Setup of job 101:
// armreduced
module armreduced(
	input clk,
	input reset,
	output[31:0] pc,
	input[31:0] inst,
	input nIRQ,
	output[3:0] be,
	output[31:0] memaddr,
	output memwrite,
	output memread,
	output[31:0] writedata,
	input[31:0] readdata
	);
Size: ~5,500 cells after synthesis, ~170 I/O pins, roughly 53,000 µm² of cells after synthesis.
clock: 9.41 ns
lec_check: 0
cap_margin: 20
core_margin: 2
core_utilization: 65
hold_slack_margin: 0.29
max_routing_layer: met4
setup_slack_margin: 1.72
slew_margin: 20
run.sh (not shown) runs the stock make flow with config.mk's settings and CLKGATE_MAP_FILE=.
No final results exist for job 101, since it was stopped by error GRT-0232 during global routing.
#### Input delta (job 102 over job 101)
# job 101
export LEC_CHECK = 0
export CAP_MARGIN = 20
export CORE_MARGIN = 2
export CORE_UTILIZATION = 65
export HOLD_SLACK_MARGIN = 0.29
export MAX_ROUTING_LAYER = met4
export SETUP_SLACK_MARGIN = 1.72
export SLEW_MARGIN = 20
create_clock -name core_clock -period 9.41 [get_ports {clk}]
# job 102
export LEC_CHECK = 0
export CAP_MARGIN = 20
export CORE_MARGIN = 2
export CORE_UTILIZATION = 40
export SLEW_MARGIN = 20
create_clock -name core_clock -period 20.0 [get_ports {clk}]
Findings:
- The fraction of the core area occupied by cells at floorplan in job 102 was lower than what job 101 gave.
- Job 102 | status: complete | timing, DRC, antenna: pass
- Tool error GRT-0232 stopped job 101 during global routing; no final results.
- Post-place setup slack for job 102: 1.80 ns up relative to job 101
- Floorplan check, job 102 vs job 101: die outline larger in job 102
- Summary of job 102 over job 101: instance area at placement higher; number of clock buffers inserted by TritonCTS shows an increase of 4.

---

Starting RTL as in the previous note.
make LEC_CHECK=0 CAP_MARGIN=20 CELL_PAD_IN_SITES_DETAIL_PLACEMENT=0 CELL_PAD_IN_SITES_GLOBAL_PLACEMENT=0 CORE_ASPECT_RATIO=0.5 CORE_MARGIN=2 CORE_UTILIZATION=70 CTS_CLUSTER_DIAMETER=291 CTS_CLUSTER_SIZE=28 PLACE_DENSITY=0.65 SETUP_SLACK_MARGIN=1.71 SLEW_MARGIN=30 finish   # period 9.63 ns
The first run aborted during global routing, error GRT-0232.
Next try:
Settings changed: CELL_PAD_IN_SITES_DETAIL_PLACEMENT 0 to unset, CELL_PAD_IN_SITES_GLOBAL_PLACEMENT 0 to unset, CORE_ASPECT_RATIO 0.5 to unset, CORE_UTILIZATION 70 to 41, CTS_CLUSTER_DIAMETER 291 to unset, CTS_CLUSTER_SIZE 28 to unset, PLACE_DENSITY 0.65 to unset, SETUP_SLACK_MARGIN 1.71 to unset, SLEW_MARGIN 30 to 20.
Clock period 9.63 ns to 16.9 ns, I/O delays scaled along.
Effect:
- The new run completed with no timing, DRC or antenna violations
- die area goes up by well over a third
- synthesized area is unchanged
- synthesized cell count is unchanged
Next try:
Settings changed: CORE_UTILIZATION 41 to 57.
Clock period 16.9 ns to 9.41 ns, I/O delays scaled along.
Outcome:
- critical path depth goes down by 3
- register-to-register slack is worse by 3.0 ns
- total power goes up by 79%
- final cell count goes down by 5.1%
- worst setup slack is worse by 1.6 ns
- design area stays flat
- clock power goes up by 78%
- global-route usage goes up by 11 points
- via count goes up by 2.0%
- clock-buffer cell count goes up by 2
- routed wire length goes down by 3.4%
Next try:
Settings changed: CORE_UTILIZATION 57 to 59, SETUP_SLACK_MARGIN set to 2.34.
Effect: This time the run aborted during global routing. Die size shrinks by about 3.3%. Area after synthesis is unchanged. Synthesized cell count does not change.
Next try:
Settings changed: CORE_UTILIZATION 59 to 66, HOLD_SLACK_MARGIN set to 0.29, SETUP_SLACK_MARGIN 2.34 to 2.33, TNS_END_PERCENT set to 5.
The new run did not get past global routing on GRT-0232.
Area after synthesis does not change.
Die size decreases by roughly a tenth.
Synthesized cell count does not change.
Next try:
Settings changed: CORE_UTILIZATION 66 to 45, HOLD_SLACK_MARGIN 0.29 to unset, SETUP_SLACK_MARGIN 2.33 to unset, TNS_END_PERCENT 5 to unset.
Clock period 9.41 ns to 9.56 ns, I/O delays scaled along.
Now the flow finished clean; area after synthesis does not change; die area went up by 46%; synthesized cell count stays the same.

---

ember:
armreduced again, from the RTL that the note above started with.
// armreduced
module armreduced(
	input clk,
	input reset,
	output[31:0] pc,
	input[31:0] inst,
	input nIRQ,
	output[3:0] be,
	output[31:0] memaddr,
	output memwrite,
	output memread,
	output[31:0] writedata,
	input[31:0] readdata
	);
Settings: LEC_CHECK=0, CAP_MARGIN=20, CELL_PAD_IN_SITES_DETAIL_PLACEMENT=0, CELL_PAD_IN_SITES_GLOBAL_PLACEMENT=0, CORE_ASPECT_RATIO=0.5, CORE_MARGIN=2, CORE_UTILIZATION=70, CTS_CLUSTER_DIAMETER=291, CTS_CLUSTER_SIZE=34, PLACE_DENSITY=0.64, SETUP_SLACK_MARGIN=1.71, SLEW_MARGIN=30; clock period 9.63 ns.
Run status, ember: aborted in global routing (5_1_grt), error GRT-0116
The inputs of xenon differ from those of ember as listed below.
# ember
export LEC_CHECK = 0
export CAP_MARGIN = 20
export CELL_PAD_IN_SITES_DETAIL_PLACEMENT = 0
export CELL_PAD_IN_SITES_GLOBAL_PLACEMENT = 0
export CORE_ASPECT_RATIO = 0.5
export CORE_MARGIN = 2
export CORE_UTILIZATION = 70
export CTS_CLUSTER_DIAMETER = 291
export CTS_CLUSTER_SIZE = 34
export PLACE_DENSITY = 0.64
export SETUP_SLACK_MARGIN = 1.71
export SLEW_MARGIN = 30
create_clock -name core_clock -period 9.63 [get_ports {clk}]
# xenon
export LEC_CHECK = 0
export CAP_MARGIN = 20
export CORE_MARGIN = 2
export CORE_UTILIZATION = 50
export SLEW_MARGIN = 20
create_clock -name core_clock -period 9.4 [get_ports {clk}]
Results
| post-CTS setup repair buffer count | xenon vs ember | 81 lower |. ember and xenon: one clean run, xenon; the rest did not finish clean. ember did not finish: a tool error stopped it during global routing (5_1_grt). Deepest clock path buffer count came out exactly the same in ember and xenon. From ember to xenon, area of the mapped netlist did not move at all. Between xenon and ember, it is xenon whose quantity of gates resized following cts is lower, by 674.
Relative to xenon, the following input files were edited for maple:
# xenon
export LEC_CHECK = 0
export CAP_MARGIN = 20
export CORE_MARGIN = 2
export CORE_UTILIZATION = 50
export SLEW_MARGIN = 20
create_clock -name core_clock -period 9.4 [get_ports {clk}]
# maple
export LEC_CHECK = 0
export CAP_MARGIN = 20
export CORE_MARGIN = 2
export CORE_UTILIZATION = 40
export SLEW_MARGIN = 20
create_clock -name core_clock -period 16.9 [get_ports {clk}]
Results
met3 demand-to-capacity share in global routing in maple is 2.4 points lower than in xenon
For the power density of the placed cells, maple came in about 45% lower than xenon did.
The cell with the largest stage delay on the worst path comes out sky130_fd_sc_hd__dfxtp_1 in one run and sky130_fd_sc_hd__clkdlybuf4s50_1 in the other, namely in xenon and maple respectively.
maple: met3 wirelength from detailed routing about 11% below xenon

---

## build 28
armreduced again, from the RTL that the note above started with.
make LEC_CHECK=0 CAP_MARGIN=20 CORE_MARGIN=2 CORE_UTILIZATION=72 PLACE_DENSITY_LB_ADDON=0.0 SETUP_SLACK_MARGIN=0.22 SLEW_MARGIN=20 finish   # period 16.8 ns
Build 28: it failed during global routing, and the tool reported GRT-0232.
#### Input delta (build 13 over build 28)
- TNS_END_PERCENT newly set to 5
- SETUP_SLACK_MARGIN changed from 0.22 to 2.33
- CORE_UTILIZATION changed from 72 to 58
- PLACE_DENSITY_LB_ADDON removed (was 0.0)
- the clock period (ns, I/O delays scaled along) changed from 16.8 to 9.41
Build 13: all stages complete, timing, DRC and antenna checks passed. Total cell area at the placement stage was lower in the run labelled build 28. Taking build 28 as the reference, in build 13 buffer count from post-CTS setup fixing up 142; die area up 0.018 mm2; number of synthesized flops with an enable pin flat; floorplan die width up about 11%.
What build 32 does differently from build 13 at the input level:
- a deleted TNS_END_PERCENT that had been 5
- a change of SETUP_SLACK_MARGIN from 2.33 to 1.07
- a change of the clock period (ns, I/O delays scaled along) from 9.41 to 9.4
Results
Summary of build 32 over build 13: yosys-reported design area after synthesis now sits at about the same level; total of fill cells in the finished design went up; first-pass GRT wire length has decreased; post-synthesis instance total flat. For the fraction of area in registers, build 32 came in 1.5 points higher than build 13 did. Relative to build 13, the via count of the first global-routing pass measured on build 32 has decreased by a few percent. | overall power of the completed layout | build 32 vs build 13 | better |.
diff inputs: build 32 => build 48
- putting CTS_CLUSTER_SIZE at 20 where nothing was set
- putting PLACE_DENSITY at 0.64 where nothing was set
- putting CTS_CLUSTER_DIAMETER at 370 where nothing was set
- swapping 58 for 70 in CORE_UTILIZATION
Findings:
Placed standard-cell area was higher in the run labelled build 32. For build 48, the flow was terminated by a tool error in global routing and produced no final design. Build 48 -> build 32: post-synthesis compound-gate area fraction delta 0, exact match. Between build 48 and build 32, the area of the core is higher for build 32. Lower number of rows created at floorplan was reported by build 48, not build 32. Compared with build 32, in build 48 area fraction in mux cells ~0 delta; die size now smaller. Re count of buffers added by post-CTS timing repair for setup: build 48 and build 32 aren't equal, and the higher value belongs to build 48. Delta(effective utilization at floorplan, build 48 - build 32) > 0. Re post-cts hold-fix buffer tally: no difference whatsoever between build 48 and build 32.
[inputs] build 24 vs build 48
- clearing CTS_CLUSTER_DIAMETER, which used to be 370
- swapping 70 for 59 in CORE_UTILIZATION
- clearing SETUP_SLACK_MARGIN, which used to be 1.07
- clearing PLACE_DENSITY, which used to be 0.64
- clearing CTS_CLUSTER_SIZE, which used to be 20
- swapping 9.4 for 9.41 in the clock period (ns, I/O delays scaled along)
==> comparison <==
Flow for build 48 halted at global routing, error code GRT-0232.
The flow did not stop early for build 24: all stages ran, and the layout cleared the timing, design-rule and antenna checks.
The number of levels the H-tree was split into in build 24 sits 1 above the value recorded for build 48.
Comparing build 48 and build 24, the lower CTS buffer count was measured on build 48.
On number of gates given a new drive strength after cts, the lower figure sits with build 24, not build 48.
What build 48 reported for area of the placeable core has to be multiplied by 1.19 to get the figure for build 24.
In build 24, worst slack after detailed placement is higher than in build 48.
Comparing build 24 with build 48, the chip area line of the yosys report came out essentially unchanged.
Count of placed standard cells including taps, build 24 vs build 48: up by a few percent
Power figures rest on the tool's default switching activity, not on a simulated workload.
